<file path="flow/run.sh">
#!/bin/bash
# the make line also repeats each setting of config.mk as NAME=value (left out here)
make -C /OpenROAD-flow-scripts/flow DESIGN_CONFIG=/design/flow/config.mk WORK_HOME=/design/flow/orfs CLKGATE_MAP_FILE= finish
</file>
<file path="flow/config.mk">
export PLATFORM = sky130hd
export DESIGN_NAME = alu
export DESIGN_NICKNAME = alu
export VERILOG_FILES = /design/flow/design.v
export SDC_FILE = /design/flow/constraint.sdc
export NUM_CORES = 4
export LEC_CHECK = 0
export CAP_MARGIN = 20
export CORE_MARGIN = 2
export CORE_UTILIZATION = 62
export CTS_CLUSTER_DIAMETER = 223
export CTS_CLUSTER_SIZE = 98
export SETUP_SLACK_MARGIN = 1.05
export SLEW_MARGIN = 20
</file>
<file path="flow/constraint.sdc">
create_clock -name core_clock -period 4.49 [get_ports {clk}]
set_input_delay 0.8980 -clock core_clock [delete_from_list [all_inputs] [get_ports {clk}]]
set_output_delay 0.8980 -clock core_clock [all_outputs]
set_load 0.01 [all_outputs]
</file>
<file path="flow/design.v">
module alu #(parameter DATA_WIDTH = 32, OP = 3)
(
    input wire start,
    input wire clk,
    input wire reset_n,
    input wire [DATA_WIDTH - 1 : 0] A,
    input wire [DATA_WIDTH - 1 : 0] B,
    input wire [OP - 1 : 0] op,
    output reg [DATA_WIDTH - 1 : 0] result,
    output reg done
);
  localparam AND = 3'b000;   
  localparam OR  = 3'b001;   
  localparam ADD = 3'b010;   
  localparam NOP = 3'b011;   
  localparam SUB = 3'b100;   
  localparam MUL = 3'b101;   
  localparam SLT = 3'b110;   
  reg done_reg;
  reg [DATA_WIDTH - 1 : 0] result_reg;
  always @(posedge clk or negedge reset_n) begin
    if (!reset_n) begin
      result_reg <= 32'h00000000;
    end
    else begin
      if(start) begin
        case (op)
          AND: result_reg <=  A & B;
          OR : result_reg <=  A | B;
          ADD: result_reg <=  A + B;
          SUB: result_reg <=  A - B;
          MUL: result_reg <=  A * B;
          SLT: result_reg <= (A < B) ? 32'b1 : 32'b0;
          default: result_reg <= 32'h00000000;
        endcase
      end
    end
  end
  always @(posedge clk or negedge reset_n) begin
    if(!reset_n) begin
      done_reg <= 1'b0;
    end
    else begin
      if(start && (op != NOP)) begin
        done_reg <= 1'b1;
      end
      else begin
        done_reg <= 1'b0;
      end
    end
  end
  always @(posedge clk or negedge reset_n) begin
    if (!reset_n) begin
      done <= 1'b0;
    end
    else begin
      done <= done_reg;
    end
  end
  always @(posedge clk or negedge reset_n) begin
    if (!reset_n) begin
      result <= 32'h00000000;
    end
    else begin
      result <= result_reg;
    end
  end
endmodule
</file>
==> results of run 1 <==
metal layers:
| metal | GRT overflow | global-route usage (%) |
|---|---|---|
| met2 | 4 | 85.4 |
| met1 | 0 | 70.1 |
| met3 | 0 | 52.3 |
| met4 | 3 | 59.3 |
| met5 | 0 | 36.3 |
metrics by stage:
stage | utilization, % | hold WS (ns) | instance area [sq um]
after floorplan | - | 0.331 | 22900
after global placement | 78.7 | 0.332 | 27300
after detailed placement | 78.7 | 0.338 | 27300
after CTS | 84.6 | 0.349 | 29400
what timing repair did:
action                     CTS
buffers inserted            59
resized                    476
hold buffers                 0
setup endpoints to repair   31
pin swaps                  181
==> metrics.cfg, run 1 <==
[logic_synthesis]
fp_nets=3320
synthArstFlopShare_pct=100
simple_gate_area_share_pct=15.3
ys_cells=2621
ys_top_cells_by_count=457 x inv_1, 410 x fa_1, 384 x nor2_1, 289 x nand2_1, 219 x ha_1
yosysUniqueCellTypes=80
enable_flop_cells=0
adder_share_pct=49.8
synthTopLogicFamily=adder cells
synthCells=2621
syn_area_sq_mm=0.0220
largest_area_cell=fa_1
yosys_area_sq_mm=0.0220
synth_xor_xnor_area_share_pct=3.82
ys_seq_share_pct=7.51
synth-seq-cells=66
top_cell_area_share_pct=37.3
yosys_warnings=1
ys.flop_type=dfrtp_1
post-synth-top-count-cell=inv_1
topCellsByArea=fa_1 37%, ha_1 12%, inv_1 7.8%, dfrtp_1 7.5%, nor2_1 6.6%
synthAoiAreaFrac_pct=12.5
syn_avg_cell_area_sq_um=8.39
ys_sh_mux_pct=0.609

[floorplanning]
die_area_sq_mm=0.0370
std_cell_rows=68
die_w_microns=192
core_area_sq_mm=0.0347
chipHeight_microns=192
num_io_pins=103
fp_util_pct=63.3

[clocking]
clkSinkCount=66
cts-buffers-inserted=9
clockBufferDepth=2
htree_levels=3
clockRootBuffer=clkbuf_16

[placed_design]
dp_hpwl_mm=74.7
placed_cells=3518
port_buffers=102
gp_congestion=1.09
post-place-ws_ns=-3.85

[global_routing]
grt_usage_pct=68.2
grt-ovfl-total=7

[outcome]
first-error=[ERROR GRT-0116] Global routing finished with congestion. Check the congestion regions in the DRC Viewer.
lastStage=global routing (5_1_grt)
status=did not finish

==> run 2, diff against run 1 <==
Settings changed: CORE_UTILIZATION 62 to 45, CTS_CLUSTER_DIAMETER 223 to not set, CTS_CLUSTER_SIZE 98 to not set, SETUP_SLACK_MARGIN 1.05 to -0.07.
Clock period 4.49 ns to 9.23 ns, I/O delays scaled along.
==> run 2 against run 1 <==
  * The run now finishes clean
  * Synthesized cell count stayed put
  * Area after synthesis stayed put
  * Die area is 37% higher
==> metrics.cfg, run 2 <==
[outcome]
status=finished clean  ; was did not finish

[global_routing]
grt_max_degree=67
grt_usage_pct=36.2
grt_pass1_wl_mm=133
antenna_found_initial=4
grt_pass1_vias=20700
grt-ovfl-total=0

[floorplanning]
std_cell_rows=81  ; was 68
core_area_sq_mm=0.0485  ; was 0.0347 sq mm
chipHeight_microns=225  ; was 192 microns
fp_util_pct=45.3  ; was 63.3%
die_area_sq_mm=0.0506  ; was 0.0370 sq mm
die_w_microns=225  ; was 192 microns
num_io_pins=103  ; unchanged

[critical_path]
worstPathArrival_ns=9.19
worst_setup_path_end_kind=register
r2r_start=result_reg[31]
cp.depth=24
critical_path_buf_inv_count=5
cp_slowest_cell=fa_1
crit_fanout=6
crit_path_end=result_reg[30]
cpMostUsedCell=fa_1
required_ns=9.41
crit_type=in -> reg
r2r_end=result_reg[31]
crit_start=B[7]
ff2ff_path_depth=6
cp_top_family=adder cells
regToRegSetupSlack_ns=7.67
slowest_delay_ns=0.57
crit_chain=clkdlybuf4s50_1, inv_1, buf_4, nor2_1, fa_1, fa_1, fa_1, inv_1, fa_1, inv_1, fa_1, fa_1, fa_1, fa_1, ha_1, a211oi_1, o21ai_0, a211oi_1, o31ai_1, a211o_1, and3_1, or3_1, a31oi_1, a32oi_1
cp-start-kind=primary input

[sta]
fmax_ghz=0.111
fin_crit_ns=9.01
worstMarginPinSlew_ns=1.00
finalSetupTns_ns=0
maxSlewHeadroom_pct=32.3
slew_viol_final=0
worst_slack_ns=0.223
fin_crit_sh_pct=97.6
hold_violations=0
fin_skew_ns=0.00805
setup_viol=0

[drt]
avgRoutedWirePerCell_microns=25.7
via_per_inst=5.77
drtIter0Drc=1850
top_layer=met4
drc=0
wl_met2_mm=41.6
ant_nets=0
drt_wl_total_mm=89.1
met3WireLength_mm=7.33
met1Wirelength_mm=35.6
vias=20000
drt_pass1_iterations=5

[logic_synthesis]
enable_flop_cells=0  ; unchanged
syn_area_sq_mm=0.0220  ; unchanged
adder_share_pct=49.8  ; unchanged
synthArstFlopShare_pct=100  ; unchanged
topCellsByArea=fa_1 37%, ha_1 12%, inv_1 7.8%, dfrtp_1 7.5%, nor2_1 6.6%  ; unchanged
fp_nets=3320  ; unchanged
yosys_warnings=1  ; unchanged
top_cell_area_share_pct=37.3  ; unchanged
synth_xor_xnor_area_share_pct=3.82  ; unchanged
ys.flop_type=dfrtp_1  ; unchanged
yosys_area_sq_mm=0.0220  ; unchanged
largest_area_cell=fa_1  ; unchanged
syn_avg_cell_area_sq_um=8.39  ; unchanged
synth-seq-cells=66  ; unchanged
synthTopLogicFamily=adder cells  ; unchanged
post-synth-top-count-cell=inv_1  ; unchanged
synthAoiAreaFrac_pct=12.5  ; unchanged
simple_gate_area_share_pct=15.3  ; unchanged
ys_top_cells_by_count=457 x inv_1, 410 x fa_1, 384 x nor2_1, 289 x nand2_1, 219 x ha_1  ; unchanged
ys_sh_mux_pct=0.609  ; unchanged
synthCells=2621  ; unchanged
yosysUniqueCellTypes=80  ; unchanged
ys_cells=2621  ; unchanged
ys_seq_share_pct=7.51  ; unchanged

[clocking]
cts-buffers-inserted=9  ; unchanged
clkSinkCount=66  ; unchanged
clockRootBuffer=clkbuf_16  ; unchanged
hold_buffers=0  ; unchanged
clockBufferDepth=2  ; unchanged
htree_levels=3  ; unchanged
cts_tree=yes
clock_latency_ns=0.34
clk_pin_slew_ns=0.06

[layout]
final_util_pct=52.4
stdcell_area_sq_mm=0.0254
layout.nets=3535
syn_to_final_growth_pct=15.6

[placed_design]
gp_congestion=0.997  ; was 1.09
post-place-ws_ns=-0.129  ; was -3.85 ns
placed_cell_area_sq_mm=0.0251  ; was 0.0273 sq mm
dp_hpwl_mm=74.7  ; about the same
port_buffers=102  ; unchanged

[job]
max_cap_viol_count=0
warnings=90

[hold_path]
min_from=done_reg
whs_endpoint=done
whs_path_depth=0
hold_path.class=reg -> reg

==> run 2: what timing repair did <==
action / 4_1_cts / 5_1_grt
hold endpoints to repair: 0 / 0
setup endpoints to repair: 0 / 4
setup buffers: 0 / 0
resized: 0 / 3
==> run 2: area by class of cell <==
class	count	area [sq um]
Fill cell	4672	23100
Sequential cell	66	1650
Clock buffer	11	243
Inverter	476	1790
Clock inverter	3	17.5
Antenna cell	3	7.51
Multi-Input combinational cell	1950	18100
Tap cell	622	778
Timing Repair Buffer	333	2870
==> run 2: through the flow <==
step	hold WS, ns	instances
floorplan	0.331	2621
global placement	0.333	3447
detailed placement	0.339	3447
CTS	0.368	3461
global route	0.365	3463
finish	0.364	3464
==> run 2: layer usage <==
layer  GRT usage, %  vias up
met1           47.6    10100
met2           59.3      985
met4           15.7        0
met3           5.66      217
li1               -     8689
met5              0        -
==> run 3, diff against run 2 <==
Settings changed: CORE_UTILIZATION 45 to 70, CTS_CLUSTER_DIAMETER set to 343, CTS_CLUSTER_SIZE set to 37, HOLD_SLACK_MARGIN set to -0.1, SETUP_SLACK_MARGIN -0.07 to not set, TNS_END_PERCENT set to 5.
Clock period 9.23 ns to 8.59 ns, I/O delays scaled along.
==> run 3 against run 2 <==
  * Now fails the layout checks on negative setup slack
  * Area after synthesis unchanged
  * Die area down 35%
  * Routed wire length up 5.2%
  * Final cell count down 3.7%
  * Clock-buffer cell count fell by 1
  * Worst hold slack got worse by 0.0020 ns
  * Sequential share of layout area fell by 0.27 points
  * Worst setup slack lost 0.74 ns
  * Largest cell class unchanged
==> metrics.cfg, run 3 <==
[outcome]
status=finished with violations  ; was finished clean
so.violations=negative setup slack

[floorplanning]
chipHeight_microns=181  ; was 225 microns
num_io_pins=103  ; unchanged
die_area_sq_mm=0.0328  ; was 0.0506 sq mm
core_area_sq_mm=0.0307  ; was 0.0485 sq mm
die_w_microns=181  ; was 225 microns
std_cell_rows=64  ; was 81
fp_util_pct=71.5  ; was 45.3%

[logic_synthesis]
post-synth-top-count-cell=inv_1  ; unchanged
yosys_warnings=1  ; unchanged
fp_nets=3320  ; unchanged
synth_xor_xnor_area_share_pct=3.82  ; unchanged
synth-seq-cells=66  ; unchanged
largest_area_cell=fa_1  ; unchanged
synthTopLogicFamily=adder cells  ; unchanged
topCellsByArea=fa_1 37%, ha_1 12%, inv_1 7.8%, dfrtp_1 7.5%, nor2_1 6.6%  ; unchanged
adder_share_pct=49.8  ; unchanged
syn_avg_cell_area_sq_um=8.39  ; unchanged
synthAoiAreaFrac_pct=12.5  ; unchanged
yosys_area_sq_mm=0.0220  ; unchanged
ys_cells=2621  ; unchanged
top_cell_area_share_pct=37.3  ; unchanged
ys_seq_share_pct=7.51  ; unchanged
simple_gate_area_share_pct=15.3  ; unchanged
ys_top_cells_by_count=457 x inv_1, 410 x fa_1, 384 x nor2_1, 289 x nand2_1, 219 x ha_1  ; unchanged
ys_sh_mux_pct=0.609  ; unchanged
synthArstFlopShare_pct=100  ; unchanged
synthCells=2621  ; unchanged
yosysUniqueCellTypes=80  ; unchanged
ys.flop_type=dfrtp_1  ; unchanged
enable_flop_cells=0  ; unchanged
syn_area_sq_mm=0.0220  ; unchanged

[placed_design]
dp_hpwl_mm=70.7  ; was 74.7 mm
gp_congestion=1.11  ; was 0.997
port_buffers=102  ; unchanged

[hold_path]
hold_path.class=reg -> reg  ; unchanged
min_from=done_reg  ; unchanged
whs_path_depth=0  ; unchanged
whs_endpoint=done  ; unchanged

[layout]
n_fill_cell=1662  ; was 4672
syn_to_final_growth_pct=20.6  ; was 15.6%
flop_area_sq_mm=0.00165  ; unchanged
layout.nets=3630  ; was 3535
final_util_pct=86.2  ; was 52.4%
logic_area_sq_mm=0.0186  ; was 0.0181 sq mm

[critical_path]
regToRegSetupSlack_ns=7.13  ; was 7.67 ns
r2r_end=result_reg[31]  ; unchanged
slowest_delay_ns=0.88  ; was 0.57 ns
worst_setup_path_end_kind=register  ; unchanged
critical_path_buf_inv_count=9  ; was 5
cp-start-kind=primary input  ; unchanged
cp_slowest_cell=fa_1  ; unchanged
crit_start=B[4]  ; was B[7]
crit_fanout=10  ; was 6
cpMostUsedCell=fa_1  ; unchanged
required_ns=8.78  ; was 9.41 ns
r2r_start=result_reg[31]  ; unchanged
crit_type=in -> reg  ; unchanged
crit_path_end=result_reg[30]  ; unchanged
ff2ff_path_depth=6  ; unchanged
worstPathArrival_ns=9.29  ; was 9.19 ns
cp_top_family=adder cells  ; unchanged
cp.depth=28  ; was 24

[clocking]
clk_pin_slew_ns=0.06  ; about the same
cts_tree=yes  ; unchanged
htree_levels=3  ; unchanged
clockBufferDepth=2  ; unchanged
clockRootBuffer=clkbuf_16  ; unchanged
clkSinkCount=66  ; unchanged
clock_latency_ns=0.33  ; was 0.34 ns
cts-buffers-inserted=9  ; unchanged

[drt]
ant_nets=0  ; unchanged
avgRoutedWirePerCell_microns=28.1  ; was 25.7 microns
vias=22800  ; was 20000
drc=0  ; unchanged
via_per_inst=6.83  ; was 5.77
drt_pass1_iterations=8  ; was 5
drt_wl_total_mm=93.7  ; was 89.1 mm
drtIter0Drc=3872  ; was 1850

[global_routing]
antenna_found_initial=7  ; was 4
grt_max_degree=67  ; unchanged
grt-ovfl-total=0  ; unchanged
grt_usage_pct=54.8  ; was 36.2%
grt_pass1_wl_mm=134  ; was 133 mm
grt_pass1_vias=23500  ; was 20700

[sta]
maxSlewHeadroom_pct=27.7  ; was 32.3%
rsz0062_at_grt=yes
fin_crit_sh_pct=106  ; was 97.6%
fin_crit_ns=9.11
worstMarginPinSlew_ns=1.08  ; was 1.00 ns
fin_skew_ns=0.00843  ; was 0.00805 ns
setup_viol=18  ; was 0
worst_hold_slack_ns=0.362  ; was 0.364 ns
worst_slack_ns=-0.516  ; was 0.223 ns
fmax_ghz=0.110
slew_viol_final=0  ; unchanged
hold_violations=0  ; unchanged

[job]
warnings=94  ; was 90
max_cap_viol_count=0  ; unchanged

run 3: stage by stage:
step | setup WS [ns] | instance area [sq um] | instances | TNS, ns
after floorplan | 0.0297 | 22000 | 2621 | 0
after global placement | -0.634 | 25300 | 3285 | -6.39
after detailed placement | -0.728 | 25300 | 3285 | -7.55
after CTS | -0.0282 | 25900 | 3312 | -0.0283
after global routing | -0.517 | 26500 | 3332 | -6.99
final | -0.516 | 26500 | 3337 | -6.78
run 3: cell type report:
| cell class | count | share of cell area (%) |
|---|---|---|
| multi-input combinational | 1950 | 70.0 |
| clock inverter | 5 | 0.212 |
| antenna | 6 | 0.0566 |
| clock buffer | 10 | 0.863 |
| sequential | 66 | 6.23 |
| tap | 396 | 1.87 |
| inverter | 476 | 6.92 |
| timing repair buffer | 428 | 13.8 |
run 3: repair_timing:
action,4_1_cts,5_1_grt
resized,92,142
pin swaps,36,75
endpoints found under the setup margin,13,18
setup buffers,13,20
hold buffers,0,0
run 3: metal layers:
metal | vias to the layer above | share of wire [%] | track usage [%]
li1 | 8877 | - | -
met1 | 10700 | 30 | 63.1
met2 | 2270 | 41 | 81.1
met3 | 925 | 17 | 20.9
met4 | 4 | 12 | 45.6
met5 | - | 0.045 | 0
==> run 4, diff against run 3 <==
Settings changed: CORE_UTILIZATION 70 to 72, CTS_CLUSTER_DIAMETER 343 to not set, CTS_CLUSTER_SIZE 37 to not set, HOLD_SLACK_MARGIN -0.1 to -0.04, PLACE_DENSITY set to 0.65, SETUP_SLACK_MARGIN set to -0.53, TNS_END_PERCENT 5 to not set.
Clock period 8.59 ns to 5.53 ns, I/O delays scaled along.
==> run 4 against run 3 <==
  * The run now fails in global routing (5_1_grt)
  * Die area is 2.7% lower
  * Area after synthesis unchanged
  * Synthesized cell count stayed put
==> metrics.cfg, run 4 <==
[placed_design]
placed_cells=3370  ; was 3285
dp_hpwl_mm=76.1  ; was 70.7 mm
gp_congestion=1.13  ; was 1.11
port_buffers=102  ; unchanged

[outcome]
lastStage=global routing (5_1_grt)
first-error=[ERROR GRT-0116] Global routing finished with congestion. Check the congestion regions in the DRC Viewer.
status=did not finish  ; was finished with violations

[logic_synthesis]
largest_area_cell=fa_1  ; unchanged
ys_sh_mux_pct=0.609  ; unchanged
yosys_area_sq_mm=0.0220  ; unchanged
ys_seq_share_pct=7.51  ; unchanged
ys_top_cells_by_count=457 x inv_1, 410 x fa_1, 384 x nor2_1, 289 x nand2_1, 219 x ha_1  ; unchanged
ys.flop_type=dfrtp_1  ; unchanged
synthAoiAreaFrac_pct=12.5  ; unchanged
synthCells=2621  ; unchanged
syn_avg_cell_area_sq_um=8.39  ; unchanged
top_cell_area_share_pct=37.3  ; unchanged
syn_area_sq_mm=0.0220  ; unchanged
fp_nets=3320  ; unchanged
yosysUniqueCellTypes=80  ; unchanged
synth_xor_xnor_area_share_pct=3.82  ; unchanged
post-synth-top-count-cell=inv_1  ; unchanged
synthArstFlopShare_pct=100  ; unchanged
synth-seq-cells=66  ; unchanged
synthTopLogicFamily=adder cells  ; unchanged
enable_flop_cells=0  ; unchanged
yosys_warnings=1  ; unchanged
ys_cells=2621  ; unchanged
adder_share_pct=49.8  ; unchanged
topCellsByArea=fa_1 37%, ha_1 12%, inv_1 7.8%, dfrtp_1 7.5%, nor2_1 6.6%  ; unchanged
simple_gate_area_share_pct=15.3  ; unchanged

[clocking]
clockRootBuffer=clkbuf_16  ; unchanged
htree_levels=3  ; unchanged
clkSinkCount=66  ; unchanged
hold_buffers=0  ; unchanged
clockBufferDepth=2  ; unchanged
cts-buffers-inserted=9  ; unchanged

[floorplanning]
num_io_pins=103  ; unchanged
die_w_microns=179  ; was 181 microns
std_cell_rows=63  ; was 64
chipHeight_microns=179  ; was 181 microns
fp_util_pct=73.6  ; was 71.5%
die_area_sq_mm=0.0319  ; was 0.0328 sq mm
core_area_sq_mm=0.0299  ; was 0.0307 sq mm

[global_routing]
grt-ovfl-total=1086
grt_usage_pct=89.3

## run 4: timing repair
item | in CTS
pin swaps | 152
setup buffers | 51
gates resized | 401
endpoints found under the setup margin | 25
## run 4: per-layer routing
layer  GRT overflow  GRT usage [%]
met3             34           75.3
met5              5           56.9
met2            715            106
met1             21           84.2
met4            311           95.2
## run 4: through the flow
| step | utilization, % | setup slack, ns | hold WS, ns | cell area [sq um] |
|---|---|---|---|---|
| 2_1_floorplan | - | -2.03 | 0.331 | 22600 |
| 3_5_place_dp | 88.1 | -3.06 | 0.342 | 26300 |
| 3_3_place_gp | 88.1 | -2.82 | 0.334 | 26300 |
| 4_1_cts | 93.0 | -2.13 | 0.376 | 27800 |
==> run 5, diff against run 4 <==
Settings changed: ABC_AREA set to 0, CORE_ASPECT_RATIO set to 0.71, CORE_UTILIZATION 72 to 70, CTS_CLUSTER_DIAMETER set to 363, CTS_CLUSTER_SIZE set to 29, HOLD_SLACK_MARGIN -0.04 to not set, PLACE_DENSITY 0.65 to 0.67, SETUP_SLACK_MARGIN -0.53 to -0.57, SLEW_MARGIN 20 to 35.
Clock period 5.53 ns to 8.01 ns, I/O delays scaled along.
==> run 5 against run 4 <==
  * The layout now fails its checks (negative setup slack)
  * Synthesized cell count did not move
  * Area after synthesis is the same
  * Die area grew 2.9%
==> metrics.cfg, run 5 <==
[logic_synthesis]
ys_top_cells_by_count=457 x inv_1, 410 x fa_1, 384 x nor2_1, 289 x nand2_1, 219 x ha_1  ; unchanged
ys_cells=2621  ; unchanged
topCellsByArea=fa_1 37%, ha_1 12%, inv_1 7.8%, dfrtp_1 7.5%, nor2_1 6.6%  ; unchanged
yosysUniqueCellTypes=80  ; unchanged
simple_gate_area_share_pct=15.3  ; unchanged
syn_area_sq_mm=0.0220  ; unchanged
synth_xor_xnor_area_share_pct=3.82  ; unchanged
ys_sh_mux_pct=0.609  ; unchanged
yosys_area_sq_mm=0.0220  ; unchanged
synthCells=2621  ; unchanged
synthTopLogicFamily=adder cells  ; unchanged
syn_avg_cell_area_sq_um=8.39  ; unchanged
enable_flop_cells=0  ; unchanged
yosys_warnings=1  ; unchanged
synth-seq-cells=66  ; unchanged
ys_seq_share_pct=7.51  ; unchanged
largest_area_cell=fa_1  ; unchanged
ys.flop_type=dfrtp_1  ; unchanged
synthAoiAreaFrac_pct=12.5  ; unchanged
synthArstFlopShare_pct=100  ; unchanged
fp_nets=3320  ; unchanged
post-synth-top-count-cell=inv_1  ; unchanged
top_cell_area_share_pct=37.3  ; unchanged
adder_share_pct=49.8  ; unchanged

[critical_path]
worst_setup_path_end_kind=register
r2r_start=result_reg[31]
crit_fanout=11
slowest_delay_ns=0.77
regToRegSetupSlack_ns=6.42
cp-start-kind=primary input
crit_start=B[5]
worstPathArrival_ns=9.70
crit_path_end=result_reg[30]
cpMostUsedCell=fa_1
r2r_end=result_reg[31]
critical_path_buf_inv_count=6
ff2ff_path_depth=6
required_ns=8.19
cp.depth=23
cp_top_family=adder cells
crit_chain=dlymetal6s2s_1, inv_2, buf_4, nor2_1, fa_1, fa_2, fa_1, inv_1, fa_1, inv_1, fa_1, ha_1, fa_1, fa_1, ha_1, buf_4, a21oi_1, o211ai_1, a211o_1, and3_4, or3_1, a31oi_1, a32oi_1
cp_slowest_cell=nor2_1
crit_type=in -> reg

[global_routing]
grt_pass1_wl_mm=135
grt_pass1_vias=23200
grt-ovfl-total=0
antenna_found_initial=8
grt_usage_pct=54.6
grt_max_degree=67

[placed_design]
dp_hpwl_mm=72.1  ; was 76.1 mm
gp_congestion=1.11  ; was 1.13
port_buffers=102  ; unchanged
placed_cell_area_sq_mm=0.0255  ; was 0.0263 sq mm
placed_cells=3334  ; was 3370

[sta]
setup_viol=21
worst_slack_ns=-1.51
fin_crit_ns=9.52
rsz0062_at_grt=yes
hold_violations=0
maxSlewHeadroom_pct=33.9
fin_crit_sh_pct=119
fmax_ghz=0.105
slew_viol_final=0
fin_skew_ns=0.00630
worstMarginPinSlew_ns=0.988

[clocking]
clk_pin_slew_ns=0.06
cts-buffers-inserted=9  ; unchanged
clock_latency_ns=0.34
cts_tree=yes
clkSinkCount=66  ; unchanged
clockBufferDepth=2  ; unchanged
clockRootBuffer=clkbuf_16  ; unchanged
htree_levels=3  ; unchanged
hold_buffers=0  ; unchanged

[hold_path]
hold_path.class=reg -> reg
whs_path_depth=0
min_from=done_reg
whs_endpoint=done

[job]
warnings=93
max_cap_viol_count=0

[drt]
met1Wirelength_mm=29.6
drc=0
drt_wl_total_mm=92.8
wl_met2_mm=36.9
top_layer=met5
ant_nets=0
drtIter0Drc=3614
vias=22800
via_per_inst=6.78
met3WireLength_mm=16.3
drt_pass1_iterations=12
avgRoutedWirePerCell_microns=27.5

[floorplanning]
fp_util_pct=71.4  ; was 73.6%
die_w_microns=214  ; was 179 microns
chipHeight_microns=153  ; was 179 microns
std_cell_rows=54  ; was 63
num_io_pins=103  ; unchanged
core_area_sq_mm=0.0308  ; was 0.0299 sq mm
die_area_sq_mm=0.0329  ; was 0.0319 sq mm

[layout]
finalNonFillerCells=3368
syn_to_final_growth_pct=20.3
final_util_pct=85.8
n_fill_cell=1668
stdcell_area_sq_mm=0.0264
layout.nets=3636

[outcome]
status=finished with violations  ; was did not finish
so.violations=negative setup slack

run 5: cell type report:
| class | instances | area [sq um] | share of cell area, % |
|---|---|---|---|
| multi-input combinational | 1950 | 18400 | 69.5 |
| timing repair buffer | 434 | 3730 | 14.1 |
| inverter | 476 | 1820 | 6.88 |
| sequential | 66 | 1650 | 6.24 |
| tap | 420 | 526 | 1.99 |
| clock buffer | 12 | 246 | 0.932 |
| clock inverter | 4 | 75.1 | 0.284 |
| antenna | 6 | 15.0 | 0.0568 |
run 5: repair_timing:
action                     in CTS  in global routing
setup endpoints to repair       9                 16
buffers inserted                3                 17
pin swaps                       3                 30
gates resized                  11                134
run 5: stage by stage:
stage	setup WS, ns	TNS [ns]	hold slack, ns
floorplan	-0.548	-2.07	0.331
global placement	-1.02	-14.34	0.333
detailed placement	-1.07	-16.91	0.359
CTS	-0.564	-7.30	0.367
global route	-1.51	-19.60	0.369
finish	-1.51	-19.64	0.366
run 5: metal layers:
layer	vias to the layer above	global-route usage, %
li1	8897	-
met4	8	39.5
met1	10600	66.9
met5	-	0
met2	2406	78.7
met3	896	22.0
==> run 6, diff against run 5 <==
Settings changed: ABC_AREA 0 to not set, CAP_MARGIN 20 to 0, CORE_ASPECT_RATIO 0.71 to not set, CORE_UTILIZATION 70 to 68, CTS_CLUSTER_DIAMETER 363 to 331, CTS_CLUSTER_SIZE 29 to 35, PLACE_DENSITY 0.67 to not set, SETUP_SLACK_MARGIN -0.57 to not set, SLEW_MARGIN 35 to 20, TNS_END_PERCENT set to 5.
Clock period 8.01 ns to 7.78 ns, I/O delays scaled along.
==> run 6 against run 5 <==
  * The run now fails in global routing (5_1_grt)
  * Area after synthesis unchanged
  * Synthesized cell count unchanged
  * Die area up 2.8%
==> metrics.cfg, run 6 <==
[placed_design]
post-place-ws_ns=-1.23  ; was -1.07 ns
placed_cell_area_sq_mm=0.0257  ; was 0.0255 sq mm
gp_congestion=1.09  ; was 1.11
dp_hpwl_mm=71.1  ; was 72.1 mm
port_buffers=102  ; unchanged

[logic_synthesis]
synth_xor_xnor_area_share_pct=3.82  ; unchanged
top_cell_area_share_pct=37.3  ; unchanged
post-synth-top-count-cell=inv_1  ; unchanged
ys_seq_share_pct=7.51  ; unchanged
ys_top_cells_by_count=457 x inv_1, 410 x fa_1, 384 x nor2_1, 289 x nand2_1, 219 x ha_1  ; unchanged
yosys_area_sq_mm=0.0220  ; unchanged
syn_avg_cell_area_sq_um=8.39  ; unchanged
enable_flop_cells=0  ; unchanged
ys_cells=2621  ; unchanged
synthAoiAreaFrac_pct=12.5  ; unchanged
ys.flop_type=dfrtp_1  ; unchanged
synthTopLogicFamily=adder cells  ; unchanged
ys_sh_mux_pct=0.609  ; unchanged
synth-seq-cells=66  ; unchanged
adder_share_pct=49.8  ; unchanged
largest_area_cell=fa_1  ; unchanged
topCellsByArea=fa_1 37%, ha_1 12%, inv_1 7.8%, dfrtp_1 7.5%, nor2_1 6.6%  ; unchanged
yosys_warnings=1  ; unchanged
yosysUniqueCellTypes=80  ; unchanged
synthCells=2621  ; unchanged
simple_gate_area_share_pct=15.3  ; unchanged
syn_area_sq_mm=0.0220  ; unchanged
synthArstFlopShare_pct=100  ; unchanged
fp_nets=3320  ; unchanged

[floorplanning]
die_area_sq_mm=0.0338  ; was 0.0329 sq mm
num_io_pins=103  ; unchanged
std_cell_rows=65  ; was 54
core_area_sq_mm=0.0317  ; was 0.0308 sq mm
chipHeight_microns=184  ; was 153 microns
fp_util_pct=69.3  ; was 71.4%
die_w_microns=184  ; was 214 microns

[global_routing]
grt-ovfl-total=105
grt_usage_pct=75.1

[clocking]
hold_buffers=0  ; unchanged
htree_levels=3  ; unchanged
clkSinkCount=66  ; unchanged
clockRootBuffer=clkbuf_16  ; unchanged
clockBufferDepth=2  ; unchanged
cts-buffers-inserted=9  ; unchanged

[outcome]
status=did not finish  ; was finished with violations
first-error=[ERROR GRT-0232] Routing congestion too high. Check the congestion heatmap in the GUI.
lastStage=global routing (5_1_grt)

run 6: metal layers:
metal  GRT usage, %  GRT overflow
met5           45.9             1
met4           70.3            37
met3           60.6             4
met2           89.6            59
met1           76.6             4
run 6: repair_timing:
action | 4_1_cts
gates resized | 282
pin swaps | 127
setup buffers | 57
endpoints found under the setup margin | 20
gates cloned | 0
run 6: per-stage QoR:
step                      instances
after CTS                      3416
after detailed placement       3343
after global placement         3343
after floorplan                2621
==> run 7, diff against run 6 <==
Settings changed: ABC_AREA set to 0, CAP_MARGIN 0 to 20, CORE_ASPECT_RATIO set to 0.96, CORE_UTILIZATION 68 to 70, CTS_CLUSTER_DIAMETER 331 to not set, CTS_CLUSTER_SIZE 35 to 29, SETUP_SLACK_MARGIN set to -0.03, SLEW_MARGIN 20 to 10, TNS_END_PERCENT 5 to not set.
Clock period 7.78 ns to 8.38 ns, I/O delays scaled along.
==> run 7 against run 6 <==
  * The flow again stops in global routing (5_1_grt)
  * Area after synthesis did not move
  * Synthesized cell count stayed put
  * Die area is 2.8% lower
==> metrics.cfg, run 7 <==
[logic_synthesis]
synthArstFlopShare_pct=100  ; unchanged
post-synth-top-count-cell=inv_1  ; unchanged
simple_gate_area_share_pct=15.3  ; unchanged
yosysUniqueCellTypes=80  ; unchanged
enable_flop_cells=0  ; unchanged
ys_cells=2621  ; unchanged
syn_avg_cell_area_sq_um=8.39  ; unchanged
syn_area_sq_mm=0.0220  ; unchanged
ys.flop_type=dfrtp_1  ; unchanged
synthAoiAreaFrac_pct=12.5  ; unchanged
ys_seq_share_pct=7.51  ; unchanged
synthTopLogicFamily=adder cells  ; unchanged
yosys_area_sq_mm=0.0220  ; unchanged
ys_sh_mux_pct=0.609  ; unchanged
synth_xor_xnor_area_share_pct=3.82  ; unchanged
largest_area_cell=fa_1  ; unchanged
fp_nets=3320  ; unchanged
synthCells=2621  ; unchanged
synth-seq-cells=66  ; unchanged
adder_share_pct=49.8  ; unchanged
topCellsByArea=fa_1 37%, ha_1 12%, inv_1 7.8%, dfrtp_1 7.5%, nor2_1 6.6%  ; unchanged
yosys_warnings=1  ; unchanged
ys_top_cells_by_count=457 x inv_1, 410 x fa_1, 384 x nor2_1, 289 x nand2_1, 219 x ha_1  ; unchanged
top_cell_area_share_pct=37.3  ; unchanged

[floorplanning]
die_area_sq_mm=0.0328  ; was 0.0338 sq mm
chipHeight_microns=178  ; was 184 microns
die_w_microns=185  ; was 184 microns
core_area_sq_mm=0.0309  ; was 0.0317 sq mm
num_io_pins=103  ; unchanged
fp_util_pct=71.2  ; was 69.3%
std_cell_rows=63  ; was 65

[clocking]
htree_levels=3  ; unchanged
clockRootBuffer=clkbuf_16  ; unchanged
clockBufferDepth=2  ; unchanged
clkSinkCount=66  ; unchanged
cts-buffers-inserted=9  ; unchanged
hold_buffers=0  ; unchanged

[placed_design]
dp_hpwl_mm=73.1  ; was 71.1 mm
gp_congestion=1.11  ; was 1.09
placed_cells=3337  ; was 3343
placed_cell_area_sq_mm=0.0256  ; was 0.0257 sq mm
port_buffers=102  ; unchanged

[outcome]
status=did not finish  ; unchanged
lastStage=global routing (5_1_grt)  ; unchanged
first-error=[ERROR GRT-0232] Routing congestion too high. Check the congestion heatmap in the GUI.  ; unchanged

[global_routing]
grt_usage_pct=71.9
grt-ovfl-total=110

[run 7: timing repair]
item | in CTS
pin swaps | 29
endpoints found under the setup margin | 14
buffers inserted | 15
resized | 105
[run 7: layer usage]
| layer | overflow | track usage [%] |
|---|---|---|
| met2 | 60 | 89.2 |
| met5 | 0 | 35.1 |
| met3 | 1 | 56.6 |
| met4 | 44 | 63.4 |
| met1 | 5 | 73.7 |
[run 7: per-stage QoR]
step	util, %	TNS (ns)	setup slack, ns	hold WS [ns]
2_1_floorplan	-	-0.0133	-0.0133	0.331
3_3_place_gp	83.0	-6.81	-0.649	0.334
3_5_place_dp	83.0	-9.53	-0.770	0.340
4_1_cts	85.1	-0.0536	-0.0270	0.352
==> run 8, diff against run 7 <==
Settings changed: ABC_AREA 0 to not set, CAP_MARGIN 20 to 5, CELL_PAD_IN_SITES_DETAIL_PLACEMENT set to 0, CORE_ASPECT_RATIO 0.96 to not set, CORE_MARGIN 2 to 5, CORE_UTILIZATION 70 to 41, CTS_CLUSTER_SIZE 29 to not set, GPL_ROUTABILITY_DRIVEN set to 0, MAX_ROUTING_LAYER set to met5, PLACE_DENSITY_LB_ADDON set to 0.09, SETUP_SLACK_MARGIN -0.03 to not set, SLEW_MARGIN 10 to 20, TNS_END_PERCENT set to 75.
Clock period 8.38 ns to 10.9 ns, I/O delays scaled along.
==> run 8 against run 7 <==
  * Die area grew 78%
  * Area after synthesis stayed put
  * Now clean on timing, DRC and antenna
  * Synthesized cell count unchanged
==> metrics.cfg, run 8 <==
[sta]
maxSlewHeadroom_pct=17.6
setup_viol=0
worstMarginPinSlew_ns=1.22
fin_crit_sh_pct=92.1
fmax_ghz=0.0996
finalSetupTns_ns=0
rsz0062_at_grt=no
fin_skew_ns=0.00348
fin_crit_ns=10.04
hold_violations=0
slew_viol_final=0

[critical_path]
crit_fanout=8
cpMostUsedCell=fa_1
cp-start-kind=primary input
crit_path_end=result_reg[23]
worst_setup_path_end_kind=register
r2r_start=result_reg[31]
cp_slowest_cell=clkdlybuf4s50_1
crit_start=A[9]
worstPathArrival_ns=10.23
crit_type=in -> reg
cp_top_family=adder cells
r2r_end=result_reg[31]
ff2ff_path_depth=6
crit_chain=clkdlybuf4s50_1, inv_1, nor2_1, fa_1, fa_1, fa_1, inv_1, fa_1, inv_1, fa_1, inv_1, fa_1, inv_1, fa_1, fa_1, ha_1, a211oi_1, o21ai_0, a31oi_1, a21boi_1, o21ai_0, a311oi_1, nor3_1, or4_1
critical_path_buf_inv_count=6
regToRegSetupSlack_ns=9.41
slowest_delay_ns=0.74
cp.depth=24
required_ns=11.09

[placed_design]
dp_hpwl_mm=71.4  ; was 73.1 mm
placed_cells=3380  ; was 3337
port_buffers=102  ; unchanged

[logic_synthesis]
ys.flop_type=dfrtp_1  ; unchanged
yosys_warnings=1  ; unchanged
yosys_area_sq_mm=0.0220  ; unchanged
synth_xor_xnor_area_share_pct=3.82  ; unchanged
yosysUniqueCellTypes=80  ; unchanged
topCellsByArea=fa_1 37%, ha_1 12%, inv_1 7.8%, dfrtp_1 7.5%, nor2_1 6.6%  ; unchanged
synthTopLogicFamily=adder cells  ; unchanged
fp_nets=3320  ; unchanged
adder_share_pct=49.8  ; unchanged
simple_gate_area_share_pct=15.3  ; unchanged
enable_flop_cells=0  ; unchanged
synthCells=2621  ; unchanged
top_cell_area_share_pct=37.3  ; unchanged
post-synth-top-count-cell=inv_1  ; unchanged
ys_sh_mux_pct=0.609  ; unchanged
ys_top_cells_by_count=457 x inv_1, 410 x fa_1, 384 x nor2_1, 289 x nand2_1, 219 x ha_1  ; unchanged
synthAoiAreaFrac_pct=12.5  ; unchanged
synth-seq-cells=66  ; unchanged
syn_avg_cell_area_sq_um=8.39  ; unchanged
syn_area_sq_mm=0.0220  ; unchanged
ys_cells=2621  ; unchanged
largest_area_cell=fa_1  ; unchanged
ys_seq_share_pct=7.51  ; unchanged
synthArstFlopShare_pct=100  ; unchanged

[global_routing]
grt_usage_pct=29.5
antenna_found_initial=4
grt_pass1_wl_mm=131
grt-ovfl-total=0
grt_pass1_vias=20500
grt_max_degree=67

[floorplanning]
std_cell_rows=84  ; was 63
die_area_sq_mm=0.0584  ; was 0.0328 sq mm
core_area_sq_mm=0.0529  ; was 0.0309 sq mm
num_io_pins=103  ; unchanged
chipHeight_microns=242  ; was 178 microns
die_w_microns=242  ; was 185 microns
fp_util_pct=41.6  ; was 71.2%

[drt]
via_per_inst=5.73
drt_wl_total_mm=86.8
drt_pass1_iterations=6
drc=0
vias=19500
ant_nets=0
drtIter0Drc=1815
avgRoutedWirePerCell_microns=25.6

[clocking]
clockRootBuffer=clkbuf_16  ; unchanged
clock_latency_ns=0.32
htree_levels=3  ; unchanged
clkSinkCount=66  ; unchanged
cts_setup_buffers=0  ; was 15
cts_tree=yes
hold_buffers=0  ; unchanged
cts_resized=0  ; was 105
cts-buffers-inserted=9  ; unchanged
clockBufferDepth=2  ; unchanged
clk_pin_slew_ns=0.05

[layout]
syn_to_final_growth_pct=10.9
layout.nets=3402
finalNonFillerCells=3397
final_util_pct=46.1

[hold_path]
whs_endpoint=done
min_from=done_reg
hold_path.class=reg -> reg
whs_path_depth=0

[job]
max_cap_viol_count=0
warnings=90

[outcome]
status=finished clean  ; was did not finish

run 8: cell type report:
type	instances	area [sq um]
Inverter	476	1790
Sequential cell	66	1650
Tap cell	688	861
Fill cell	5242	28500
Clock inverter	5	31.3
Multi-Input combinational cell	1950	18100
Antenna cell	2	5.00
Timing Repair Buffer	200	1750
Clock buffer	10	239
run 8: routing by layer:
| metal | global-route usage, % | wire length (microns) | part of all wire (%) | vias to the layer above |
|---|---|---|---|---|
| met5 | 0 | 13 | 0.015 | - |
| met3 | 6.64 | 8340 | 9.6 | 228 |
| met2 | 47.8 | 39700 | 46 | 1025 |
| met1 | 38.9 | 34500 | 40 | 9790 |
| li1 | - | - | - | 8413 |
| met4 | 11.3 | 4300 | 5.0 | 2 |
run 8: stage by stage:
stage | worst slack [ns] | instance area [sq um] | hold WS [ns]
global placement | 0.734 | 24100 | 0.331
floorplan | 1.70 | 22000 | 0.331
finish | 0.860 | 24400 | 0.357
CTS | 0.950 | 24400 | 0.362
detailed placement | 0.639 | 24100 | 0.350
global route | 0.601 | 24400 | 0.362
==> run 9, diff against run 8 <==
Settings changed: CAP_MARGIN 5 to 20, CELL_PAD_IN_SITES_DETAIL_PLACEMENT 0 to not set, CORE_MARGIN 5 to 2, CORE_UTILIZATION 41 to 45, GPL_ROUTABILITY_DRIVEN 0 to not set, MAX_ROUTING_LAYER met5 to not set, PLACE_DENSITY_LB_ADDON 0.09 to not set, TNS_END_PERCENT 75 to not set.
Clock period 10.9 ns to 6.18 ns, I/O delays scaled along.
==> run 9 against run 8 <==
  * Now fails the layout checks on negative setup slack
  * Clock skew is 0.00096 ns higher
  * Sequential share of layout area shrank 1.3 points
  * Routed wire length is 7.3% higher
  * First-iteration DRC count is 3.6% higher
  * Area after synthesis stayed put
==> metrics.cfg, run 9 <==
[clocking]
htree_levels=3  ; unchanged
clock_latency_ns=0.33  ; was 0.32 ns
clockRootBuffer=clkbuf_16  ; unchanged
cts-buffers-inserted=9  ; unchanged
cts_tree=yes  ; unchanged
clockBufferDepth=2  ; unchanged
clk_pin_slew_ns=0.06  ; was 0.05 ns
hold_buffers=0  ; unchanged
clkSinkCount=66  ; unchanged

[critical_path]
crit_start=B[5]  ; was A[9]
cp.depth=27  ; was 24
critical_path_buf_inv_count=10  ; was 6
worstPathArrival_ns=7.90  ; was 10.23 ns
cp-start-kind=primary input  ; unchanged
ff2ff_path_depth=6  ; unchanged
worst_setup_path_end_kind=register  ; unchanged
cp_top_family=adder cells  ; unchanged
r2r_start=result_reg[31]  ; unchanged
cp_slowest_cell=fa_1  ; was clkdlybuf4s50_1
crit_path_end=result_reg[23]  ; unchanged
crit_fanout=6  ; was 8
r2r_end=result_reg[31]  ; unchanged
crit_type=in -> reg  ; unchanged
slowest_delay_ns=0.57  ; was 0.74 ns
regToRegSetupSlack_ns=4.72  ; was 9.41 ns
cpMostUsedCell=fa_1  ; unchanged
required_ns=6.37  ; was 11.09 ns

[floorplanning]
core_area_sq_mm=0.0485  ; was 0.0529 sq mm
die_w_microns=225  ; was 242 microns
fp_util_pct=45.3  ; was 41.6%
chipHeight_microns=225  ; was 242 microns
std_cell_rows=81  ; was 84
num_io_pins=103  ; unchanged
die_area_sq_mm=0.0506  ; was 0.0584 sq mm

[drt]
via_per_inst=5.69  ; was 5.73
drc=0  ; unchanged
vias=21100  ; was 19500
drtIter0Drc=1881  ; was 1815
avgRoutedWirePerCell_microns=25.1  ; was 25.6 microns
ant_nets=0  ; unchanged
drt_pass1_iterations=6  ; unchanged
drt_wl_total_mm=93.2  ; was 86.8 mm
antenna_cells=0  ; was 2

[placed_design]
port_buffers=102  ; unchanged
gp_congestion=1.03
post-place-ws_ns=-2.58  ; was 0.639 ns
dp_hpwl_mm=77.6  ; was 71.4 mm
placed_cell_area_sq_mm=0.0269  ; was 0.0241 sq mm

[sta]
fin_crit_sh_pct=125  ; was 92.1%
maxSlewHeadroom_pct=20.2  ; was 17.6%
fin_crit_ns=7.71
fmax_ghz=0.130
rsz0062_at_grt=yes  ; was no
setup_viol=23  ; was 0
worstMarginPinSlew_ns=1.18  ; was 1.22 ns
slew_viol_final=0  ; unchanged
hold_violations=0  ; unchanged
worst_slack_ns=-1.53  ; was 0.860 ns
fin_skew_ns=0.00444  ; was 0.00348 ns

[logic_synthesis]
syn_avg_cell_area_sq_um=8.39  ; unchanged
yosys_area_sq_mm=0.0220  ; unchanged
syn_area_sq_mm=0.0220  ; unchanged
simple_gate_area_share_pct=15.3  ; unchanged
ys_top_cells_by_count=457 x inv_1, 410 x fa_1, 384 x nor2_1, 289 x nand2_1, 219 x ha_1  ; unchanged
post-synth-top-count-cell=inv_1  ; unchanged
synth-seq-cells=66  ; unchanged
synthAoiAreaFrac_pct=12.5  ; unchanged
top_cell_area_share_pct=37.3  ; unchanged
ys_cells=2621  ; unchanged
synthArstFlopShare_pct=100  ; unchanged
ys_sh_mux_pct=0.609  ; unchanged
largest_area_cell=fa_1  ; unchanged
ys_seq_share_pct=7.51  ; unchanged
ys.flop_type=dfrtp_1  ; unchanged
yosys_warnings=1  ; unchanged
yosysUniqueCellTypes=80  ; unchanged
synthTopLogicFamily=adder cells  ; unchanged
adder_share_pct=49.8  ; unchanged
synth_xor_xnor_area_share_pct=3.82  ; unchanged
synthCells=2621  ; unchanged
topCellsByArea=fa_1 37%, ha_1 12%, inv_1 7.8%, dfrtp_1 7.5%, nor2_1 6.6%  ; unchanged
enable_flop_cells=0  ; unchanged
fp_nets=3320  ; unchanged

[layout]
n_fill_cell=4207  ; was 5242
syn_to_final_growth_pct=36.2  ; was 10.9%
stdcell_area_sq_mm=0.0300  ; was 0.0244 sq mm
final_util_pct=61.7  ; was 46.1%
layout.nets=3789  ; was 3402

[hold_path]
whs_path_depth=0  ; unchanged
hold_path.class=reg -> reg  ; unchanged
min_from=done_reg  ; unchanged
whs_endpoint=done  ; unchanged

[global_routing]
grt_usage_pct=37.6  ; was 29.5%
grt-ovfl-total=0  ; unchanged
grt_max_degree=67  ; unchanged
antenna_found_initial=2  ; was 4
grt_pass1_vias=22300  ; was 20500
grt_pass1_wl_mm=139  ; was 131 mm

[outcome]
status=finished with violations  ; was finished clean
so.violations=negative setup slack

[job]
warnings=93  ; was 90
max_cap_viol_count=0  ; unchanged

## run 9: repair_timing
item / 4_1_cts / 5_1_grt
setup endpoints to repair: 25 / 25
pin swaps: 195 / 159
gates resized: 543 / 180
cloned: 0 / 2
buffers inserted: 67 / 19
## run 9: per-layer routing
metal / global-route usage (%) / wire, microns / up-vias
li1: - / - / 9189
met1: 47.3 / 35800 / 10600
met2: 61.0 / 43200 / 1040
met3: 6.90 / 7520 / 295
met4: 21.5 / 6730 / 0
met5: 0 / 0 / -
## run 9: metrics by stage
step                setup TNS (ns)  hold WS (ns)  instances
floorplan                   -19.62         0.331       2621
global placement            -51.23         0.333       3623
detailed placement          -51.08         0.344       3623
CTS                         -25.50         0.356       3700
global route                -27.81         0.367       3717
finish                      -24.85         0.356       3717
## run 9: area by class of cell
type	instances	area (sq um)	share of cell area, %
clock buffers	10	239	0.798
repair buffers	587	5470	18.3
flip-flops and latches	66	1650	5.51
well taps	622	778	2.60
multi-input cells	1950	19700	65.9
inverters	476	1930	6.45
clock inverters	6	138	0.459
==> run 10, diff against run 9 <==
Settings changed: CAP_MARGIN 20 to 30, CELL_PAD_IN_SITES_GLOBAL_PLACEMENT set to 3, CORE_ASPECT_RATIO set to 1.01, CTS_CLUSTER_DIAMETER set to 395, GPL_TIMING_DRIVEN set to 0, PLACE_DENSITY_LB_ADDON set to 0.01, SLEW_MARGIN 20 to 35, TNS_END_PERCENT set to 35.
Clock period 6.18 ns to 10.3 ns, I/O delays scaled along.
==> run 10 against run 9 <==
  * Now clean on timing, DRC and antenna
  * Clock-buffer cell count is the same
  * Die area is essentially flat
  * Cell area shrank 18%
  * Final cell count shrank 9.5%
==> metrics.cfg, run 10 <==
[clocking]
clockBufferDepth=2  ; unchanged
clockRootBuffer=clkbuf_16  ; unchanged
htree_levels=3  ; unchanged
cts_tree=yes  ; unchanged
clkSinkCount=66  ; unchanged
cts-buffers-inserted=9  ; unchanged
clk_pin_slew_ns=0.06  ; about the same
clock_latency_ns=0.33  ; about the same

[logic_synthesis]
synth_xor_xnor_area_share_pct=3.82  ; unchanged
synth-seq-cells=66  ; unchanged
post-synth-top-count-cell=inv_1  ; unchanged
ys_seq_share_pct=7.51  ; unchanged
ys_sh_mux_pct=0.609  ; unchanged
synthAoiAreaFrac_pct=12.5  ; unchanged
largest_area_cell=fa_1  ; unchanged
topCellsByArea=fa_1 37%, ha_1 12%, inv_1 7.8%, dfrtp_1 7.5%, nor2_1 6.6%  ; unchanged
fp_nets=3320  ; unchanged
top_cell_area_share_pct=37.3  ; unchanged
ys_cells=2621  ; unchanged
ys.flop_type=dfrtp_1  ; unchanged
syn_avg_cell_area_sq_um=8.39  ; unchanged
yosysUniqueCellTypes=80  ; unchanged
enable_flop_cells=0  ; unchanged
ys_top_cells_by_count=457 x inv_1, 410 x fa_1, 384 x nor2_1, 289 x nand2_1, 219 x ha_1  ; unchanged
synthTopLogicFamily=adder cells  ; unchanged
synthCells=2621  ; unchanged
syn_area_sq_mm=0.0220  ; unchanged
simple_gate_area_share_pct=15.3  ; unchanged
yosys_warnings=1  ; unchanged
adder_share_pct=49.8  ; unchanged
yosys_area_sq_mm=0.0220  ; unchanged
synthArstFlopShare_pct=100  ; unchanged

[sta]
rsz0062_at_grt=yes  ; unchanged
maxSlewHeadroom_pct=37.4  ; was 20.2%
setup_viol=0  ; was 23
fin_crit_sh_pct=98.4  ; was 125%
fin_crit_ns=10.14
worstMarginPinSlew_ns=0.933  ; was 1.18 ns
fin_skew_ns=0.00549  ; was 0.00444 ns
fmax_ghz=0.0986
hold_violations=0  ; unchanged
slew_viol_final=0  ; unchanged
worst_slack_ns=0.162  ; was -1.53 ns

[placed_design]
placed_cells=3345  ; was 3623
post-place-ws_ns=-1.45  ; was -2.58 ns
port_buffers=99  ; was 102
dp_hpwl_mm=76.1  ; was 77.6 mm
gp_congestion=0.987  ; was 1.03

[global_routing]
grt-ovfl-total=0  ; unchanged
grt_pass1_wl_mm=137  ; was 139 mm
grt_max_degree=50  ; was 67
grt_pass1_vias=20500  ; was 22300
grt_usage_pct=37.8  ; was 37.6%
antenna_found_initial=4  ; was 2

[critical_path]
cp_slowest_cell=clkdlybuf4s50_1  ; was fa_1
required_ns=10.49  ; was 6.37 ns
regToRegSetupSlack_ns=8.81  ; was 4.72 ns
critical_path_buf_inv_count=8  ; was 10
cpMostUsedCell=fa_1  ; unchanged
worstPathArrival_ns=10.33  ; was 7.90 ns
slowest_delay_ns=0.62  ; was 0.57 ns
r2r_end=result_reg[31]  ; unchanged
worst_setup_path_end_kind=register  ; unchanged
r2r_start=result_reg[31]  ; unchanged
cp_top_family=adder cells  ; unchanged
ff2ff_path_depth=6  ; unchanged
crit_start=A[7]  ; was B[5]
cp-start-kind=primary input  ; unchanged
crit_fanout=10  ; was 6
crit_path_end=result_reg[30]  ; was result_reg[23]
crit_type=in -> reg  ; unchanged
cp.depth=27  ; unchanged

[job]
warnings=92  ; was 93
max_cap_viol_count=0  ; unchanged

[hold_path]
min_from=done_reg  ; unchanged
whs_endpoint=done  ; unchanged
hold_path.class=reg -> reg  ; unchanged
whs_path_depth=0  ; unchanged

[drt]
drtIter0Drc=1809  ; was 1881
ant_nets=0  ; unchanged
drc=0  ; unchanged
avgRoutedWirePerCell_microns=27.8  ; was 25.1 microns
drt_wl_total_mm=93.6  ; was 93.2 mm
vias=19900  ; was 21100
via_per_inst=5.90  ; was 5.69
drt_pass1_iterations=6  ; unchanged

[outcome]
status=finished clean  ; was finished with violations

[floorplanning]
std_cell_rows=81  ; unchanged
num_io_pins=103  ; unchanged
die_area_sq_mm=0.0506  ; about the same
chipHeight_microns=226  ; was 225 microns
core_area_sq_mm=0.0483  ; was 0.0485 sq mm
fp_util_pct=45.5  ; was 45.3%
die_w_microns=224  ; was 225 microns

[layout]
finalNonFillerCells=3363  ; was 3717
layout.nets=3434  ; was 3789
syn_to_final_growth_pct=11.0  ; was 36.2%

-- run 10: what timing repair did --
item | in CTS | in global routing
resized | 61 | 68
gates cloned | 0 | 0
endpoints found under the setup margin | 12 | 6
buffers inserted | 0 | 2
pin swaps | 1 | 1
hold buffers | 0 | 0
-- run 10: cell type report --
type / instances / area [sq um]
well taps: 622 / 778
diodes: 1 / 2.50
multi-input cells: 1950 / 18100
flip-flops and latches: 66 / 1650
plain buffers: 128 / 701
repair buffers: 104 / 1100
clock inverters: 6 / 41.3
fillers: 4807 / 23900
clock buffers: 10 / 239
inverters: 476 / 1810
-- run 10: metrics by stage --
step | hold WS (ns) | cell area (sq um) | TNS (ns) | utilization, %
after global routing | 0.375 | 24400 | -0.0127 | 50.5
after global placement | 0.344 | 23800 | -28.05 | 49.1
after floorplan | 0.331 | 22000 | 0 | -
after CTS | 0.361 | 24300 | 0 | 50.2
final | 0.361 | 24400 | 0 | 50.5
after detailed placement | 0.355 | 23900 | -11.43 | 49.4
-- run 10: layer usage --
layer | vias to the layer above | wire length [microns] | GRT usage (%)
met1 | 10100 | 37900 | 51.3
met2 | 1019 | 41600 | 58.5
met4 | 0 | 5210 | 17.8
met3 | 217 | 8830 | 7.13
met5 | - | 0 | 0
li1 | 8497 | - | -
==> run 11, diff against run 10 <==
Settings changed: ABC_AREA set to 1, CAP_MARGIN 30 to 20, CELL_PAD_IN_SITES_GLOBAL_PLACEMENT 3 to not set, CORE_ASPECT_RATIO 1.01 to not set, CORE_UTILIZATION 45 to 40, CTS_CLUSTER_DIAMETER 395 to 378, CTS_CLUSTER_SIZE set to 99, GPL_TIMING_DRIVEN 0 to not set, MAX_ROUTING_LAYER set to met4, PLACE_DENSITY set to 0.95, PLACE_DENSITY_LB_ADDON 0.01 to not set, SLEW_MARGIN 35 to 20, TNS_END_PERCENT 35 to 15.
Clock period 10.3 ns to 9.5 ns, I/O delays scaled along.
==> run 11 against run 10 <==
  * Still clean
  * Critical endpoint is now result_reg[25]
  * Sequential share of layout area down 0.56 points
  * Utilization decreased by 5.6 points
==> metrics.cfg, run 11 <==
[critical_path]
required_ns=9.73  ; was 10.49 ns
cp.depth=25  ; was 27
cp_top_family=adder cells  ; unchanged
crit_type=in -> reg  ; unchanged
cpMostUsedCell=fa_1  ; unchanged
r2r_start=result_reg[28]  ; was result_reg[31]
crit_path_end=result_reg[25]  ; was result_reg[30]
crit_fanout=10  ; unchanged
worstPathArrival_ns=9.35  ; was 10.33 ns
r2r_end=result_reg[28]  ; was result_reg[31]
cp-start-kind=primary input  ; unchanged
ff2ff_path_depth=2  ; was 6
worst_setup_path_end_kind=register  ; unchanged
regToRegSetupSlack_ns=8.78  ; was 8.81 ns
crit_start=B[7]  ; was A[7]
critical_path_buf_inv_count=6  ; was 8
slowest_delay_ns=0.81  ; was 0.62 ns
cp_slowest_cell=clkdlybuf4s50_1  ; unchanged

[drt]
via_per_inst=5.36  ; was 5.90
drt_wl_total_mm=82.7  ; was 93.6 mm
drtIter0Drc=2439  ; was 1809
vias=22900  ; was 19900
ant_nets=0  ; unchanged
drc=0  ; unchanged
drt_pass1_iterations=9  ; was 6
avgRoutedWirePerCell_microns=19.4  ; was 27.8 microns

[clocking]
cts-buffers-inserted=9  ; unchanged
clock_latency_ns=0.35  ; was 0.33 ns
clockRootBuffer=clkbuf_16  ; unchanged
cts_setup_buffers=0  ; unchanged
clk_pin_slew_ns=0.05  ; was 0.06 ns
hold_buffers=0  ; unchanged
cts_tree=yes  ; unchanged
clkSinkCount=66  ; unchanged
htree_levels=3  ; unchanged
clockBufferDepth=2  ; unchanged
cts_resized=0  ; was 61

[logic_synthesis]
yosys_area_sq_mm=0.0240  ; was 0.0220 sq mm
yosys_warnings=1  ; unchanged
post-synth-top-count-cell=inv_1  ; unchanged
ys_sh_mux_pct=0  ; was 0.609%
synth_xor_xnor_area_share_pct=0.802  ; was 3.82%
synthTopLogicFamily=adder cells  ; unchanged
ys.flop_type=dfrtp_1  ; unchanged
simple_gate_area_share_pct=20.9  ; was 15.3%
ys_top_cells_by_count=953 x inv_1, 919 x nand2_1, 410 x fa_1, 219 x ha_1, 137 x nand3_1  ; was 457 x inv_1, 410 x fa_1, 384 x nor2_1, 289 x nand2_1, 219 x ha_1
syn_area_sq_mm=0.0240  ; was 0.0220 sq mm
top_cell_area_share_pct=34.2  ; was 37.3%
synthAoiAreaFrac_pct=8.45  ; was 12.5%
ys_cells=3413  ; was 2621
largest_area_cell=fa_1  ; unchanged
syn_avg_cell_area_sq_um=7.04  ; was 8.39 sq um
synthCells=3413  ; was 2621
yosysUniqueCellTypes=51  ; was 80
enable_flop_cells=0  ; unchanged
adder_share_pct=45.6  ; was 49.8%
fp_nets=4112  ; was 3320
topCellsByArea=fa_1 34%, inv_1 15%, nand2_1 14%, ha_1 11%, dfrtp_1 6.9%  ; was fa_1 37%, ha_1 12%, inv_1 7.8%, dfrtp_1 7.5%, nor2_1 6.6%
synthArstFlopShare_pct=100  ; unchanged
synth-seq-cells=66  ; unchanged
ys_seq_share_pct=6.87  ; was 7.51%

[placed_design]
gp_congestion=1.02  ; was 0.987
dp_hpwl_mm=68.9  ; was 76.1 mm
port_buffers=102  ; was 99
post-place-ws_ns=0.238  ; was -1.45 ns

[job]
max_cap_viol_count=0  ; unchanged
warnings=90  ; was 92

[layout]
final_util_pct=44.9  ; was 50.5%
layout.nets=4185  ; was 3434
syn_to_final_growth_pct=10.8  ; was 11.0%

[hold_path]
hold_path.class=reg -> reg  ; unchanged
whs_path_depth=0  ; unchanged
whs_endpoint=done  ; unchanged
min_from=done_reg  ; unchanged

[sta]
worst_hold_slack_ns=0.346  ; was 0.361 ns
maxSlewHeadroom_pct=40.0  ; was 37.4%
finalSetupTns_ns=0  ; unchanged
fin_crit_sh_pct=96.0  ; was 98.4%
slew_viol_final=0  ; unchanged
rsz0062_at_grt=no  ; was yes
fmax_ghz=0.110
worst_slack_ns=0.380  ; was 0.162 ns
setup_viol=0  ; unchanged
fin_skew_ns=0.00911  ; was 0.00549 ns
worstMarginPinSlew_ns=0.897  ; was 0.933 ns
fin_crit_ns=9.12
hold_violations=0  ; unchanged

[global_routing]
grt-ovfl-total=0  ; unchanged
antenna_found_initial=1  ; was 4
grt_pass1_vias=23700  ; was 20500
grt_max_degree=67  ; was 50
grt_pass1_wl_mm=130  ; was 137 mm
grt_usage_pct=27.6  ; was 37.8%

[floorplanning]
num_io_pins=103  ; unchanged
fp_util_pct=40.6  ; was 45.5%
chipHeight_microns=249  ; was 226 microns
die_area_sq_mm=0.0620  ; was 0.0506 sq mm
core_area_sq_mm=0.0592  ; was 0.0483 sq mm
std_cell_rows=89  ; was 81
die_w_microns=249  ; was 224 microns

[outcome]
status=finished clean  ; unchanged

==> run 11: stage by stage <==
stage,instances,area (sq um)
final,4265,26600
after global routing,4265,26600
after CTS,4264,26600
after detailed placement,4248,26300
after global placement,4248,26300
after floorplan,3413,24000
==> run 11: final cells by class <==
type	count	area (sq um)
repair buffers	201	1920
diodes	1	2.50
clock buffers	12	246
well taps	773	967
flip-flops and latches	66	1650
fillers	5741	32600
multi-input cells	2247	18200
inverters	961	3610
clock inverters	4	27.5
==> run 11: metal layers <==
| layer | vias to the layer above | track usage (%) | share of wire [%] |
|---|---|---|---|
| li1 | 10100 | - | - |
| met1 | 10900 | 34.5 | 37 |
| met2 | 1512 | 43.6 | 46 |
| met3 | 303 | 5.22 | 12 |
| met4 | 0 | 12.3 | 5.3 |
| met5 | - | - | 0 |
